## cpu
module cpu(clk,reset,s,load,in,out,N,V,Z,w);
  input clk, reset, s, load;
  input [15:0] in;
  output [15:0] out;
  output N, V, Z, w;
  wire [15:0] instruction_out;
  wire loada,loadb,loads,loadc,write,asel,bsel;
  wire [2:0] status;
  wire [1:0] op, ALUop, shift, vsel;
  wire [2:0] opcode, readnum, writenum, nsel;  
  wire [15:0] sximm5, sximm8; 
  wire [15:0] mdata = 16'b0;
  wire [7:0] PC = 8'b0;
  vDFFE #(16) instruct_reg(clk, load , in, instruction_out);  
  instruct_decoder decoder(   .instruction_out(instruction_out),
			        .nsel(nsel),
				.opcode(opcode),
				.op(op),
				.ALUop(ALUop),
				.sximm5(sximm5),
				.sximm8(sximm8),
				.shift(shift),
				.readnum(readnum),
				.writenum(writenum)
  );
  FSM state_machine(    .clk(clk),
			.reset(reset),
			.s(s),
			.w(w),
			.opcode(opcode),
			.op(op),
			.nsel(nsel),
			.loada(loada),
			.loadb(loadb),
			.loadc(loadc),
			.loads(loads),
			.vsel(vsel),
			.write(write),
			.asel(asel),
			.bsel(bsel)
  );
  datapath DP(          .clk(clk),
			.readnum(readnum),
			.writenum(writenum),
			.write(write),
			.vsel(vsel),
			.loada(loada),
			.loadb(loadb),
			.loadc(loadc),
			.loads(loads),
			.shift(shift),
			.ALUop(ALUop),
			.asel(asel),
			.bsel(bsel),
			.mdata(mdata),
			.status(status),
			.C(out),
			.sximm8(sximm8),
			.sximm5(sximm5),
			.PC(PC)
  );	
  assign N = status[0];
  assign V = status[1]; 
  assign Z = status[2];  
endmodule
For scale: about 990 cells after synthesis, about 210 flip-flops, about 40 I/O pins, about 10000 um2 of cells after synthesis.
clock: 3.92 ns
lec_check: 0
abc_area: 1
cap_margin: 20
cell_pad_in_sites_detail_placement: 1
core_aspect_ratio: 0.51
core_margin: 2
core_utilization: 57
cts_cluster_size: 57
gpl_routability_driven: 0
hold_slack_margin: 0.25
max_routing_layer: met4
slew_margin: 20
tns_end_percent: 20
run.sh (not shown) runs the stock make flow with config.mk's settings and CLKGATE_MAP_FILE=.
The first run completed and failed the layout checks on negative setup slack.
Change:
- ABC_AREA: 1 -> not set
- CELL_PAD_IN_SITES_DETAIL_PLACEMENT: 1 -> not set
- CORE_ASPECT_RATIO: 0.51 -> not set
- CORE_UTILIZATION: 57 -> 51
- CTS_CLUSTER_SIZE: 57 -> not set
- GPL_ROUTABILITY_DRIVEN: 0 -> not set
- HOLD_SLACK_MARGIN: 0.25 -> not set
- MAX_ROUTING_LAYER: met4 -> not set
- TNS_END_PERCENT: 20 -> not set
- clock period: 3.92 -> 5.41 ns (I/O delays scaled with it)
What happened:
- The new run completed without violations
- global-route usage falls by 21 points
- die area rises by roughly a tenth
- clock power falls by a quarter to a third

cpu again, from the RTL that the note above started with.
==> flow/design.v (excerpt) <==
module cpu(clk,reset,s,load,in,out,N,V,Z,w);
  input clk, reset, s, load;
  input [15:0] in;
  output [15:0] out;
  output N, V, Z, w;
  wire [15:0] instruction_out;
  wire loada,loadb,loads,loadc,write,asel,bsel;
  wire [2:0] status;
  wire [1:0] op, ALUop, shift, vsel;
  wire [2:0] opcode, readnum, writenum, nsel;  
  wire [15:0] sximm5, sximm8; 
  wire [15:0] mdata = 16'b0;
  wire [7:0] PC = 8'b0;
  vDFFE #(16) instruct_reg(clk, load , in, instruction_out);  
  instruct_decoder decoder(   .instruction_out(instruction_out),
			        .nsel(nsel),
				.opcode(opcode),
				.op(op),
				.ALUop(ALUop),
				.sximm5(sximm5),
				.sximm8(sximm8),
				.shift(shift),
				.readnum(readnum),
				.writenum(writenum)
  );
  FSM state_machine(    .clk(clk),
			.reset(reset),
			.s(s),
			.w(w),
			.opcode(opcode),
			.op(op),
			.nsel(nsel),
			.loada(loada),
			.loadb(loadb),
			.loadc(loadc),
			.loads(loads),
			.vsel(vsel),
			.write(write),
			.asel(asel),
			.bsel(bsel)
  );
  ...
clock: 3.78 ns
lec_check: 0
abc_area: 1
cap_margin: 20
cell_pad_in_sites_detail_placement: 0
core_margin: 2
core_utilization: 72
cts_cluster_diameter: 334
cts_cluster_size: 14
hold_slack_margin: 0.3
min_routing_layer: met1
place_density_lb_addon: 0.04
setup_slack_margin: -0.02
slew_margin: 20
The baseline finished with negative setup slack left.
==> next run, changes <==
--- a/flow/config.mk
+++ b/flow/config.mk
@@ -14 +14 @@
-export CTS_CLUSTER_SIZE = 14
+export CTS_CLUSTER_SIZE = 39
@@ -17 +17 @@
-export PLACE_DENSITY_LB_ADDON = 0.04
+export PLACE_DENSITY = 0.35
==> flow/constraint.sdc (replaced) <==
create_clock -name core_clock -period 3.15 [get_ports {clk}]
set_input_delay 0.6300 -clock core_clock [delete_from_list [all_inputs] [get_ports {clk}]]
set_output_delay 0.6300 -clock core_clock [all_outputs]
set_load 0.01 [all_outputs]
What happened:
- Now the flow died in global routing (GRT-0232)
- die area does not change
- synthesized area stays the same
- synthesized cell count is unchanged
==> next run, changes <==
==> flow/config.mk (replaced) <==
export PLATFORM = sky130hd
export DESIGN_NAME = cpu
export DESIGN_NICKNAME = cpu
export VERILOG_FILES = /design/flow/design.v
export SDC_FILE = /design/flow/constraint.sdc
export NUM_CORES = 4
export LEC_CHECK = 0
export CAP_MARGIN = 20
export CORE_MARGIN = 2
export CORE_UTILIZATION = 40
export SLEW_MARGIN = 20
==> flow/constraint.sdc (replaced) <==
create_clock -name core_clock -period 5.41 [get_ports {clk}]
set_input_delay 1.0820 -clock core_clock [delete_from_list [all_inputs] [get_ports {clk}]]
set_output_delay 1.0820 -clock core_clock [all_outputs]
set_load 0.01 [all_outputs]
Outcome: The new run finished with timing, DRC and antenna clean; synthesized cell count decreases by 11%; die size increases by 76%; synthesized area decreases by 0.68%.
==> next run, changes <==
--- a/flow/config.mk
+++ b/flow/config.mk
@@ -7,0 +8 @@
+export ABC_AREA = 1
@@ -10 +11,3 @@
-export CORE_UTILIZATION = 40
+export CORE_UTILIZATION = 70
+export CTS_CLUSTER_SIZE = 32
+export HOLD_SLACK_MARGIN = 0.29
==> flow/constraint.sdc (replaced) <==
create_clock -name core_clock -period 3.8 [get_ports {clk}]
set_input_delay 0.7600 -clock core_clock [delete_from_list [all_inputs] [get_ports {clk}]]
set_output_delay 0.7600 -clock core_clock [all_outputs]
set_load 0.01 [all_outputs]
Result: The new run finished but failed the layout checks on negative setup slack. Design area goes up by a few percent. Utilization goes up by 39 points. Cell count goes up by a few percent. Wire length goes up by a little under a tenth. Register-to-register slack got worse by 0.58 ns.
==> next run, changes <==
--- a/flow/config.mk
+++ b/flow/config.mk
@@ -8 +7,0 @@
-export ABC_AREA = 1
@@ -11,3 +10,2 @@
-export CORE_UTILIZATION = 70
-export CTS_CLUSTER_SIZE = 32
-export HOLD_SLACK_MARGIN = 0.29
+export CORE_UTILIZATION = 58
+export SETUP_SLACK_MARGIN = 0.88
==> flow/constraint.sdc (replaced) <==
create_clock -name core_clock -period 3.04 [get_ports {clk}]
set_input_delay 0.6080 -clock core_clock [delete_from_list [all_inputs] [get_ports {clk}]]
set_output_delay 0.6080 -clock core_clock [all_outputs]
set_load 0.01 [all_outputs]
Result: The new run completed, yet does not pass: negative setup slack; setup slack is worse by 1.1 ns; wire length increases by a quarter to a third; area after synthesis decreases slightly.
No activity file was given, so power comes from the tool's default toggle rates.
